// k580vm80a
module k580vm80a
(
   input         pin_clk,        
   input         pin_f1,         
   input         pin_f2,         
   input         pin_reset,      
   output [15:0] pin_a,          
   output  [7:0] pin_dout,       
   input   [7:0] pin_din,        
   output        pin_aena,       
   output        pin_dena,       
   input         pin_hold,      
   output        pin_hlda,      
   input         pin_ready,     
   output        pin_wait,      
   input         pin_int,       
   output        pin_inte,      
   output        pin_sync,      
   output        pin_dbin,      
   output        pin_wr_n
);
Size in the first run: ~250 flip-flops, ~47 I/O pins.
clock: 3.88 ns
lec_check: 0
cap_margin: 35
core_margin: 5
core_utilization: 40
cts_cluster_size: 56
gpl_timing_driven: 0
min_routing_layer: met1
slew_margin: 20
tns_end_percent: 40
run.sh (not shown) runs the stock make flow with config.mk's settings and CLKGATE_MAP_FILE=.
The baseline ran to the end with violations: negative setup slack.
Next try:
ABC_AREA = 1   (was not set)
CAP_MARGIN = 20   (was 35)
CELL_PAD_IN_SITES_GLOBAL_PLACEMENT = 2   (was not set)
CORE_MARGIN = 3   (was 5)
CORE_UTILIZATION = 72   (was 40)
CTS_CLUSTER_SIZE = not set   (was 56)
GPL_TIMING_DRIVEN = not set   (was 0)
MAX_ROUTING_LAYER = met5   (was not set)
MIN_ROUTING_LAYER = not set   (was met1)
SETUP_SLACK_MARGIN = 1.02   (was not set)
TNS_END_PERCENT = not set   (was 40)
The changed run never finished: it broke off in 3_1_place_gp_skip_io with GPL-0301.
Area after synthesis goes down by a few percent.
Die area decreases by well over a third.
Synthesized cell count is higher by a few percent.
Next try:
ABC_AREA = not set   (was 1)
CELL_PAD_IN_SITES_GLOBAL_PLACEMENT = not set   (was 2)
CORE_MARGIN = 2   (was 3)
CORE_UTILIZATION = 17   (was 72)
MAX_ROUTING_LAYER = not set   (was met5)
SETUP_SLACK_MARGIN = not set   (was 1.02)
clock period = 6.48 ns   (was 3.88 ns; I/O delays follow)
This time the run produced a clean layout.
Synthesized cell count drops by a few percent.
Area after synthesis rose by a little under a tenth.
Die size is higher to 4.3 times its value.
Next try:
ABC_AREA = 1   (was not set)
CORE_UTILIZATION = 66   (was 17)
CTS_CLUSTER_SIZE = 29   (was not set)
SETUP_SLACK_MARGIN = 0.76   (was not set)
clock period = 3.78 ns   (was 6.48 ns; I/O delays follow)
=>
- This time the run reached the layout checks and failed them: negative setup slack
- maximum frequency came out higher by 30%
- area after synthesis came out lower by 6.7%
- cell count came out lower by 23%
- total power came out higher by 82%
- final area came out higher by 1.1%
- global-route usage came out higher by 39 points


Setup of build 14:
k580vm80a again, from the RTL that the note above started with.
clock: 6.51 ns
lec_check: 0
cap_margin: 25
cell_pad_in_sites_detail_placement: 0
core_margin: 9
core_utilization: 15
cts_cluster_size: 81
hold_slack_margin: -0.07
max_routing_layer: met4
min_routing_layer: met2
place_density_lb_addon: 0.17
setup_slack_margin: -0.13
slew_margin: 20
tns_end_percent: 95
Build 14: no failed stages, no open violations at the end
### build 14 -> build 5
# build 14
export LEC_CHECK = 0
export CAP_MARGIN = 25
export CELL_PAD_IN_SITES_DETAIL_PLACEMENT = 0
export CORE_MARGIN = 9
export CORE_UTILIZATION = 15
export CTS_CLUSTER_SIZE = 81
export HOLD_SLACK_MARGIN = -0.07
export MAX_ROUTING_LAYER = met4
export MIN_ROUTING_LAYER = met2
export PLACE_DENSITY_LB_ADDON = 0.17
export SETUP_SLACK_MARGIN = -0.13
export SLEW_MARGIN = 20
export TNS_END_PERCENT = 95
create_clock -name core_clock -period 6.51 [get_ports {pin_clk}]
# build 5
export LEC_CHECK = 0
export CAP_MARGIN = 20
export CORE_MARGIN = 2
export CORE_UTILIZATION = 57
export SLEW_MARGIN = 20
create_clock -name core_clock -period 6.29 [get_ports {pin_clk}]
[summary]
- Build 5: full flow OK, the timing, DRC and antenna checks passed
- Relative to build 14, last weighted congestion value of the routability-driven placer has increased by 0.058 in build 5.
- Build 5 against build 14; clock network power is down by a little under 10%.
- Taking build 14 as the reference, in build 5 first-pass GRT wire length moved down; critical path depth moved down; placed cell count moved down; routed wire length moved down; hold slack moved down.
- Build 14 leaves more setup margin than build 5.
- r16_wz[15] as the end point of the critical path was reported by build 14, and r16_bc[14] by build 5.
- The clock-buffer cell count in build 5 sits 10 below the value recorded for build 14.
Edits applied to the flow inputs when going from build 5 to build 64:
# build 5
export LEC_CHECK = 0
export CAP_MARGIN = 20
export CORE_MARGIN = 2
export CORE_UTILIZATION = 57
export SLEW_MARGIN = 20
create_clock -name core_clock -period 6.29 [get_ports {pin_clk}]
# build 64
export LEC_CHECK = 0
export ABC_AREA = 1
export CAP_MARGIN = 20
export CORE_MARGIN = 2
export CORE_UTILIZATION = 40
export MAX_ROUTING_LAYER = met4
export SLEW_MARGIN = 20
create_clock -name core_clock -period 8.0 [get_ports {pin_clk}]
- Re timing-limited maximum frequency: build 64 is 13% up on build 5.
- Wire: build 64 routes less than build 5
- Measured against each other, build 5 and build 64 differ in hold slack, the higher figure coming from build 64.
- Build 5 → build 64: via count has decreased; final worst-path setup slack saw an increase.
- The filler-free cell count of the finished design in build 64 sits about 10% above the value recorded for build 5.
- Post-layout instance area: build 5 and build 64 compared, lower one is build 64
- Worst hold path class: reg -> reg -> build 64, reg -> async -> build 5
- In the tables for build 5 and build 64, clock-cell share of area reads higher with build 5.
Relative to build 64, the following input files were edited for build 74:
# build 64
export LEC_CHECK = 0
export ABC_AREA = 1
export CAP_MARGIN = 20
export CORE_MARGIN = 2
export CORE_UTILIZATION = 40
export MAX_ROUTING_LAYER = met4
export SLEW_MARGIN = 20
create_clock -name core_clock -period 8.0 [get_ports {pin_clk}]
# build 74
export LEC_CHECK = 0
export CAP_MARGIN = 20
export CORE_MARGIN = 2
export CORE_UTILIZATION = 40
export SETUP_SLACK_MARGIN = 1.08
export SLEW_MARGIN = 20
create_clock -name core_clock -period 6.48 [get_ports {pin_clk}]
## What came out
- Diff build 64 -> build 74: clock period minus final worst setup slack rose 0.017 ns; first-pass GRT wire length rose 8800 um; met3 wire length rose 80%.
- Compare build 74 and build 64 | slew of the pin with the lowest slew margin higher: build 64
- Cell at the slowest stage of the critical path: sky130_fd_sc_hd__edfxtp_1 -> build 64, sky130_fd_sc_hd__a222oi_1 -> build 74
Power figures rest on the tool's default switching activity, not on a simulated workload.
